v28:
// Top_FFT
module Top_FFT #(
    parameter   INTEGER_SIZE = 4,
                FRACT_SIZE = 14,
                NFFT = 64
) (
    input       wire                                             clk, rst,
    input       wire                                             start_FFT,
    input       wire    signed  [INTEGER_SIZE+FRACT_SIZE-1:0]    serial_in_r, serial_in_i,
    output      wire    signed  [INTEGER_SIZE+FRACT_SIZE-1:0]    serial_out_r, serial_out_i,
    output      wire                                             end_FFT, data_valid_FFT
);
clock: 6.16 ns
lec_check: 0
abc_area: 1
cap_margin: 20
core_margin: 2
core_utilization: 72
cts_cluster_diameter: 228
cts_cluster_size: 37
place_density_lb_addon: 0.02
slew_margin: 20
run.sh (not shown) runs the stock make flow with config.mk's settings and CLKGATE_MAP_FILE=.
Status: v28 FAILED at 3_5_place_dp (tool error)
Changes in v33 relative to v28:
# v28
export LEC_CHECK = 0
export ABC_AREA = 1
export CAP_MARGIN = 20
export CORE_MARGIN = 2
export CORE_UTILIZATION = 72
export CTS_CLUSTER_DIAMETER = 228
export CTS_CLUSTER_SIZE = 37
export PLACE_DENSITY_LB_ADDON = 0.02
export SLEW_MARGIN = 20
create_clock -name core_clock -period 6.16 [get_ports {clk}]
# v33
export LEC_CHECK = 0
export CAP_MARGIN = 20
export CORE_MARGIN = 2
export CORE_UTILIZATION = 61
export PLACE_DENSITY = 0.6
export SLEW_MARGIN = 20
create_clock -name core_clock -period 6.92 [get_ports {clk}]
From the logs: v33 reached the end of the flow and failed the layout checks with setup timing.
Looking at yosys stat cell total, v33 sits below v28.
Taking v28 as 1.0, v33 lands at 0.841 on synthesized cell count.
Comparing v28 and v33, average size of a mapped cell is higher on v33.
Re distinct cell type count of the synthesized netlist: v28 was lower than v33.
Routability congestion estimate from global placement | v33 below v28
Cell area after synthesis (v33 vs. v28) decreases by a few percent
And-or/or-and share of the synthesized area delta for v33 relative to v28: 0.63 points lower
--- input diff v33..v14 ---
# v33
export LEC_CHECK = 0
export CAP_MARGIN = 20
export CORE_MARGIN = 2
export CORE_UTILIZATION = 61
export PLACE_DENSITY = 0.6
export SLEW_MARGIN = 20
create_clock -name core_clock -period 6.92 [get_ports {clk}]
# v14
export LEC_CHECK = 0
export CAP_MARGIN = 20
export CORE_MARGIN = 2
export CORE_UTILIZATION = 65
export CTS_CLUSTER_DIAMETER = 28
export PLACE_DENSITY = 0.6
export SETUP_SLACK_MARGIN = 0.73
export SLEW_MARGIN = 20
create_clock -name core_clock -period 6.92 [get_ports {clk}]
--- outcome ---
v14 finished every stage; the final checks, however, were not passed, the failures being setup timing.
v14 — filler cell count 21% lower, v33 as reference
In v14, the global-route usage came out 5.0 points above the value in v33.
v14 vs v33: maximum number of pins on one net before global-route repair up slightly
From v33 to v14, worst hold path stage count did not move at all.
On share of total power consumed by net switching, the higher figure sits with v14, not v33.
Looking at power group with the largest share, the registers result is from v33; the the clock network one comes from v14.
Number of antenna violations at the first check in global routing, v33 and v14, lower one = v33.
Side by side, first-iteration DRC count turned out higher in v14 than in v33.
Here is what was changed in the inputs of v23 compared with v14.
# v14
export LEC_CHECK = 0
export CAP_MARGIN = 20
export CORE_MARGIN = 2
export CORE_UTILIZATION = 65
export CTS_CLUSTER_DIAMETER = 28
export PLACE_DENSITY = 0.6
export SETUP_SLACK_MARGIN = 0.73
export SLEW_MARGIN = 20
create_clock -name core_clock -period 6.92 [get_ports {clk}]
# v23
export LEC_CHECK = 0
export CAP_MARGIN = 20
export CORE_MARGIN = 2
export CORE_UTILIZATION = 64
export PLACE_DENSITY = 0.6
export SLEW_MARGIN = 20
create_clock -name core_clock -period 12.6 [get_ports {clk}]
==> comparison <==
Looking at the reports, v23 completed the entire flow and the layout it produced met the timing, DRC and antenna checks.
From the logs: v14 reached the end of the flow and failed the layout checks with setup timing.
The part of the cycle the worst path needs of v23 is lower than that of v14.
Min via count across v14 and v23: v23
Relative to v14, the maximum clock frequency of v23 is lower by about 20%.
Across both runs, wire length of the first global-routing pass was lower for v23 than for v14.
Going from v14 to v23, the number of buffer and inverter instances along the worst setup path was found to have gone down by 2.
Diff v14 -> v23 | routing usage on met2 | decrease of 8.9 points
On v23: average vias per placed instance is about 3.7% lower than what v14 gave.
v23 has cell count below what v14 had.

* * *

indigo:
Starting RTL as in the previous note.
export LEC_CHECK = 0
export ABC_AREA = 1
export CAP_MARGIN = 30
export CELL_PAD_IN_SITES_DETAIL_PLACEMENT = 2
export CORE_ASPECT_RATIO = 0.75
export CORE_MARGIN = 2
export CORE_UTILIZATION = 17
export CTS_CLUSTER_DIAMETER = 322
export GPL_TIMING_DRIVEN = 1
export MAX_ROUTING_LAYER = met4
export PLACE_DENSITY = 0.6
export SLEW_MARGIN = 20
create_clock -name core_clock -period 17.1 [get_ports {clk}]
indigo: full flow OK, the timing, DRC and antenna checks passed
diff inputs: indigo => nickel
- clearing ABC_AREA, which used to be 1
- putting TNS_END_PERCENT at 5 where nothing was set
- swapping 17 for 65 in CORE_UTILIZATION
- clearing GPL_TIMING_DRIVEN, which used to be 1
- clearing CELL_PAD_IN_SITES_DETAIL_PLACEMENT, which used to be 2
- clearing MAX_ROUTING_LAYER, which used to be met4
- swapping 30 for 20 in CAP_MARGIN
- clearing CTS_CLUSTER_DIAMETER, which used to be 322
- clearing CORE_ASPECT_RATIO, which used to be 0.75
- swapping 17.1 for 5.64 in the clock period (ns, I/O delays scaled along)
### Flow results
- What the final checks of nickel revealed, after a flow that finished every stage, was a layout that fails on setup timing.
- nickel vs. indigo: maximum resistive drop on vdd went up by 430%.
- The lower internal power of the cells of nickel and indigo is in indigo.
- Comparing nickel and indigo, the higher critical path depth is on nickel.
- nickel ended with less final cell count than indigo.
- Re post-route minimum period: indigo was higher than nickel.
- Setup WNS indigo -> nickel: worse
- Run comparison: indigo cell type of the slowest stage on the worst timing path sky130_fd_sc_hd__nor2_1; nickel cell type of the slowest stage on the worst timing path sky130_fd_sc_hd__fa_1
Setup changes, nickel to tundra
- changing CORE_UTILIZATION from 65 to 70
- removing TNS_END_PERCENT (formerly 5)
- changing the clock period (ns, I/O delays scaled along) from 5.64 to 8.97
==> comparison <==
Delta(shortest clock period the worst path allows after layout, tundra - nickel) > 0. Going from nickel to tundra, vertical die dimension shrank by about 3.6%, sequential share of layout area climbed 2.4 points, register area flat, detailed-route via count now smaller, number of antenna violations at the first check in global routing moved down. Compared with nickel, tundra shows a worst hold margin that is 0.036 ns lower. tundra completed end to end with timing, DRC and antenna clean. On register-to-register slack, tundra does better than nickel. Cmp tundra and nickel / critical path depth / higher: nickel.
Input-level comparison between raven and tundra:
- an added CTS_CLUSTER_SIZE of 37
- a change of the clock period (ns, I/O delays scaled along) from 8.97 to 8.76
Findings:
NOTE: worst-case reg-to-reg path depth in raven falls short of that of tundra
In the reports for tundra and raven, the larger power density relative to cell area belongs to raven.
tundra → raven: fmax moved up; number of nets with antenna violations after detailed routing now sits higher.
In summary, tundra completed successfully, with a layout that passed the timing, DRC and antenna checks.
Although it ran to completion, raven produced a layout that fails the final checks because of antenna rules.
Power and IR drop assume default switching activity.
